==> flow/design.v (excerpt) <==
module battle_ship(
      input wire clk,			 
      input wire clr,
      input wire btnU,
      input wire btnD,
      input wire btnR,
      input wire btnL,
      input wire sel,
	    input sw,
      output wire [2:0] red,	 
      output wire [2:0] green,   
      output wire [1:0] blue,	     
      output wire [3:0] an,
      output wire [7:0] seg,
      output wire hsync,		 
      output wire vsync			 
	);
	wire clock_4Hz = clk;
	wire clock_25Mhz = clk;
	wire turn;
	wire phase;
  wire finish;
	wire [27: 0] pships;
	wire [27: 0] cships;
  wire [27: 0] c_curr_guess;
  wire [27: 0] p_curr_guess;
	assign cships = 28'b1000000100010000000000010000;
	wire db_btnR;
	wire db_btnL;
	wire db_btnU;
	wire db_btnD;
	wire db_btnSel;
	wire db_btnRst;
	debouncer db_r(
    .clk (clock_4Hz),
		.rst (clr),
    .btn_in (btnR),
    .btn_out (db_btnR)
	);
	debouncer db_l(
		.clk (clock_4Hz),
		.rst (clr),
		.btn_in (btnL),
		.btn_out (db_btnL)
	);
	debouncer db_u(
  ...
Size: ~1800 cells after synthesis, ~240 flip-flops, about 30 I/O pins, about 14000 µm² of cells after synthesis.
export LEC_CHECK = 0
export CAP_MARGIN = 20
export CELL_PAD_IN_SITES_GLOBAL_PLACEMENT = 0
export CORE_ASPECT_RATIO = 1.64
export CORE_MARGIN = 2
export CORE_UTILIZATION = 70
export CTS_CLUSTER_DIAMETER = 365
export CTS_CLUSTER_SIZE = 23
export PLACE_DENSITY_LB_ADDON = 0.14
export SETUP_SLACK_MARGIN = 1.14
export SLEW_MARGIN = 20
export TNS_END_PERCENT = 5
create_clock -name core_clock -period 3.85 [get_ports {clk}]
run.sh (not shown) runs the stock make flow with config.mk's settings and CLKGATE_MAP_FILE=.
The baseline completed, yet does not pass: negative setup slack.
Next try:
- CELL_PAD_IN_SITES_GLOBAL_PLACEMENT: 0 -> unset
- CORE_ASPECT_RATIO: 1.64 -> unset
- CORE_UTILIZATION: 70 -> 59
- CTS_CLUSTER_DIAMETER: 365 -> unset
- CTS_CLUSTER_SIZE: 23 -> unset
- PLACE_DENSITY_LB_ADDON: 0.14 -> unset
- SETUP_SLACK_MARGIN: 1.14 -> unset
- TNS_END_PERCENT: 5 -> unset
- clock period: 3.85 -> 5.4 ns (I/O delays scaled with it)
What happened: The changed run completed with no timing, DRC or antenna violations. Area after synthesis is unchanged. Total power drops by about a fifth. Setup slack gains 1.2 ns. Cell count barely changes. Core utilization drops by 16 points. Die area climbs by about a fifth. Fmax drops by a little under a tenth. Cell area drops by a few percent. Via count drops by roughly a tenth. Global-route usage drops by 11 points. Clock skew drops by 0.028 ns.
Next try:
- CORE_UTILIZATION: 59 -> 40
- clock period: 5.4 -> 4.75 ns (I/O delays scaled with it)
After rerunning: Via count went down by 1.8%. Cell count increases by 7.4%. Design area went up by 2.4%. Routed wire length grows by 8.8%. Worst setup slack loses 0.59 ns.
Next try:
- SETUP_SLACK_MARGIN: unset -> 0.08
Effect: Non-clock buffer count is unchanged. Area after synthesis stays the same. Setup slack does not change. Hold slack is unchanged. Utilization does not change. First-iteration DRC count stays the same.
Next try:
- SETUP_SLACK_MARGIN: 0.08 -> unset
- clock period: 4.75 -> 3.92 ns (I/O delays scaled with it)
Outcome: Via count is higher by 3.6%; worst setup slack degrades by 0.35 ns; synthesized area stays the same; global-route usage is higher by 0.55 points; fmax is higher by 12%; final area is higher by 6.2%.
Next try:
- CORE_MARGIN: 2 -> 9
- GPL_ROUTABILITY_DRIVEN: unset -> 0
- clock period: 3.92 -> 10.0 ns (I/O delays scaled with it)
Effect:
- synthesized cell count is unchanged
- wire length goes down by roughly a tenth
- cell area goes down by a few percent
- die area goes up by about a fifth
- flip-flop count does not change
- final cell count goes down by a few percent
- clock power goes down by well over a third
- non-clock buffer count goes down by 133
- global-route usage goes down by 6.7 points

* * *

Setup of build 92:
Starting RTL as in the previous note.
Settings: LEC_CHECK=0, ABC_AREA=1, CAP_MARGIN=20, CORE_MARGIN=2, CORE_UTILIZATION=66, SETUP_SLACK_MARGIN=0.84, SLEW_MARGIN=20; clock period 3.25 ns.
Build 92 did not run to completion, as it errored out during 4_1_cts.
### build 92 -> build 75
Settings: ABC_AREA: 1 -> unset; SETUP_SLACK_MARGIN: 0.84 -> unset; CORE_UTILIZATION: 66 -> 56; the clock period (ns, I/O delays scaled along): 3.25 -> 5.21.
[summary]
[compare] base=build 92 new=build 75: cell area reported after detailed placement decreased 21%, cell count after placement decreased 28%, total die size increased 17%.
Looking only at die height, and setting everything else aside, the higher value of build 75 and build 92 goes to build 75.
Summary of build 92 and build 75: one run falls short of a clean finish, namely build 92.
Status: build 92 FAILED at 4_1_cts (tool error)
Taking build 92 as the reference, in build 75 xor and xnor area share after synthesis up 0.69 points, fraction of the mapped netlist area in adder cells flat.
Re pre-CTS setup slack: build 75 is 2.62 ns up on build 92.
Area of the synthesized netlist per yosys stat delta (build 92 -> build 75): insignificant
Build 92 → build 75: synthesized area closely matched the old numbers; number of standard-cell rows in the floorplan increased by about 7.5% relative to the old numbers; core outline area increased by 3500 sq um relative to the old numbers.
### build 75 -> build 59
Settings: CORE_UTILIZATION: 56 -> 40; the clock period (ns, I/O delays scaled along): 5.21 -> 10.0.
[summary]
Result: PASS for each of build 59 and build 75. Diff build 75..build 59 | number of sequential storage elements | unchanged. Between build 59 and build 75, it is build 59 whose total routed wirelength is higher, by about 5%. Build 59 ended up with a higher design area than build 75 did. Internal power of the cells ended up 1.5 mW lower on build 59 than on build 75. Going from build 75 to build 59, the die area was enlarged. Build 59 vs build 75: post-layout total power down by more than a quarter. Build 59 against build 75: cell count along the critical path moved down, detail-routed via count per cell now smaller, portion of the clock cycle consumed by the worst path in the final layout down 38 points, slack of the critical path +4.55 ns.
For build 60, these inputs were changed with respect to build 59:
Settings: PLACE_DENSITY_LB_ADDON: unset -> 0.3; ABC_AREA: unset -> 0; GPL_ROUTABILITY_DRIVEN: unset -> 1; GPL_TIMING_DRIVEN: unset -> 1; TNS_END_PERCENT: unset -> 70; CAP_MARGIN: 20 -> 25; CTS_CLUSTER_SIZE: unset -> 58; CORE_ASPECT_RATIO: unset -> 1.85.
==> results <==
After detailed routing, build 59 needs less wire than build 60. Build 60 against build 59: total die area held; share of total power in the clock network moved down. Of the two values seen for biggest power consumer among the groups, the clock network was produced by build 59 and registers by build 60. Share of the clock period used by the worst path delta for build 60 relative to build 59: 2.7 points higher. On cell area after placement, build 59 and build 60 are neck and neck. Max initial DRC count across build 59 and build 60: build 59.
Power is estimated from default activity; no workload was simulated.
